==> inputs of try-cedar <==
==> flow/design.v (excerpt) <==
module lcd_top(
  input clk,
  input rst,
  input PS2_CLK,
  input PS2_DATA,
  output [7:4] DB,
  output LCD_E,
  output LCD_RS,
  output LCD_RW,
  output [7:0] LED
  );
==> flow/config.mk <==
export PLATFORM = sky130hd
export DESIGN_NAME = lcd_top
export DESIGN_NICKNAME = lcd_top
export VERILOG_FILES = /design/flow/design.v
export SDC_FILE = /design/flow/constraint.sdc
export NUM_CORES = 4
export LEC_CHECK = 0
export ABC_AREA = 1
export CAP_MARGIN = 30
export CELL_PAD_IN_SITES_DETAIL_PLACEMENT = 1
export CELL_PAD_IN_SITES_GLOBAL_PLACEMENT = 3
export CORE_ASPECT_RATIO = 0.99
export CORE_MARGIN = 2
export CORE_UTILIZATION = 62
export CTS_CLUSTER_DIAMETER = 116
export CTS_CLUSTER_SIZE = 16
export GPL_ROUTABILITY_DRIVEN = 0
export GPL_TIMING_DRIVEN = 1
export HOLD_SLACK_MARGIN = 0.09
export MAX_ROUTING_LAYER = met4
export MIN_ROUTING_LAYER = met2
export PLACE_DENSITY_LB_ADDON = 0.08
export SETUP_SLACK_MARGIN = 3.59
export SLEW_MARGIN = 0
export TNS_END_PERCENT = 45
==> flow/constraint.sdc <==
create_clock -name core_clock -period 20.0 [get_ports {clk}]
set_input_delay 4.0000 -clock core_clock [delete_from_list [all_inputs] [get_ports {clk}]]
set_output_delay 4.0000 -clock core_clock [all_outputs]
set_load 0.01 [all_outputs]
run.sh (not shown) runs the stock make flow with config.mk's settings and CLKGATE_MAP_FILE=.
==> try-pepper: changes against try-cedar <==
- ABC_AREA: 1 -> unset
- CAP_MARGIN: 30 -> 20
- CELL_PAD_IN_SITES_DETAIL_PLACEMENT: 1 -> unset
- CELL_PAD_IN_SITES_GLOBAL_PLACEMENT: 3 -> unset
- CORE_UTILIZATION: 62 -> 40
- CTS_CLUSTER_SIZE: 16 -> unset
- GPL_TIMING_DRIVEN: 1 -> unset
- HOLD_SLACK_MARGIN: 0.09 -> unset
- MAX_ROUTING_LAYER: met4 -> unset
- MIN_ROUTING_LAYER: met2 -> unset
- PLACE_DENSITY_LB_ADDON: 0.08 -> unset
- SETUP_SLACK_MARGIN: 3.59 -> unset
- SLEW_MARGIN: 0 -> 20
- TNS_END_PERCENT: 45 -> unset
==> comparison <==
- Of try-pepper and try-cedar, try-cedar has the higher synthesized cell count (gap about 33%, measured against try-cedar).
- Against try-cedar, the die area of try-pepper is larger by 45%.
- try-pepper ran to the end with no violations. try-cedar never finished: it broke off in 3_1_place_gp_skip_io.
- Synthesized area: try-cedar is larger than try-pepper (about 6%).
==> figures <==
| item | try-pepper | try-cedar |
|---|---|---|
| Outcome | no timing/DRC/antenna violations | aborted with a tool error |
| Last stage reached | - | 3_1_place_gp_skip_io |
| Area of the mapped netlist | 0.0250 mm^2 | 0.0265 mm^2 |
| DIE AREA | 0.0645 mm^2 | 0.0445 mm^2 |
| Most common cell in the netlist | sky130_fd_sc_hd__edfxtp_1 | sky130_fd_sc_hd__nand2_1 |
| Number of cells produced by synthesis | 1941 | 2900 |
| Aoi share | 8.44% | 11.0% |
| Core ar. | 0.0621 mm^2 | 0.0423 mm^2 |
| Post-synth area from yosys stat | 0.0250 mm^2 | 0.0265 mm^2 |
| Floorplan die width | 255 um | 212 um |
| Core Rows | 91 | 75 |
| Yosys cell count | 1941 | 2900 |
| Xor+xnor area frac | 3.01% | 2.14% |
| Floorplan die height | 253 um | 210 um |
| Multiplexer share of the synthesized area | 11.0% | 0.0377% |
| Sequential fraction of the synthesis area | 60.1% | 56.6% |
| Share of the synthesized area in the top cell type | 34.6% | 32.6% |
| Fraction of the mapped netlist area in simple logic gates | 13.3% | 22.7% |

==> trial 62 <==
lcd_top again, from the RTL that the note above started with.
==> flow/design.v (excerpt) <==
module lcd_top(
  input clk,
  input rst,
  input PS2_CLK,
  input PS2_DATA,
  output [7:4] DB,
  output LCD_E,
  output LCD_RS,
  output LCD_RW,
  output [7:0] LED
  );
  wire busy;
  wire cmd;
  wire en;
  wire [7:0] data;
  snaptest LD1 (
    .clk(clk),
    .rst(rst),
    .busy(busy),
	 .PS2_CLK(PS2_CLK),
	 .PS2_DATA(PS2_DATA),
    .cmd(cmd),
    .en(en),
    .data(data),
	 .LED(LED)
    );
  lcd_controller LC1 (
    .clk(clk),
    .rst(rst),
    .en(en),
    .cmd(cmd),
    .data(data),
    .DB(DB),
    .LCD_E(LCD_E),
    .LCD_RS(LCD_RS),
    .LCD_RW(LCD_RW),
    .busy(busy)
    );
endmodule
clock: 8.39 ns
lec_check: 0
cap_margin: 20
core_margin: 2
core_utilization: 70
cts_cluster_size: 77
place_density_lb_addon: 0.0
setup_slack_margin: 2.38
slew_margin: 20
==> build 49: changes against trial 62 <==
- CORE_UTILIZATION: 70 -> 40
- CTS_CLUSTER_SIZE: 77 -> default
- PLACE_DENSITY_LB_ADDON: 0.0 -> default
- SETUP_SLACK_MARGIN: 2.38 -> default
==> flow/constraint.sdc (replaced) <==
create_clock -name core_clock -period 20.0 [get_ports {clk}]
set_input_delay 4.0000 -clock core_clock [delete_from_list [all_inputs] [get_ports {clk}]]
set_output_delay 4.0000 -clock core_clock [all_outputs]
set_load 0.01 [all_outputs]
==> trial 9: changes against trial 62 <==
- CORE_UTILIZATION: 70 -> 66
- CTS_CLUSTER_DIAMETER: default -> 191
- CTS_CLUSTER_SIZE: 77 -> default
- MAX_ROUTING_LAYER: default -> met4
- PLACE_DENSITY_LB_ADDON: 0.0 -> default
- SETUP_SLACK_MARGIN: 2.38 -> default
==> flow/constraint.sdc (replaced) <==
create_clock -name core_clock -period 10.2 [get_ports {clk}]
set_input_delay 2.0400 -clock core_clock [delete_from_list [all_inputs] [get_ports {clk}]]
set_output_delay 2.0400 -clock core_clock [all_outputs]
set_load 0.01 [all_outputs]
==> results <==
- Hold slack: trial 9 < build 49 < trial 62.
- In synthesized cell count, trial 9 and build 49 do not differ.
- Build 49 produced a clean layout. Trial 9 ran to the end with no violations. Trial 62 completed without violations.
- In trial 9 the clock power is higher than in build 49, by 96%.
- Of trial 9 and build 49, trial 9 has the higher first-iteration DRC count (gap about 60%, measured against build 49).
- In flip-flop count, build 49 and trial 9 do not differ.
- Against trial 62, the non-clock buffer count of build 49 is lower by 140.
- Total power: build 49 < trial 9 < trial 62.
- Global-route usage, lowest first: build 49, trial 9, trial 62.
- Between build 49 and trial 62, the lower sequential power is in build 49 (gap about 60%, measured against trial 62).
Power is estimated from default activity; no workload was simulated.
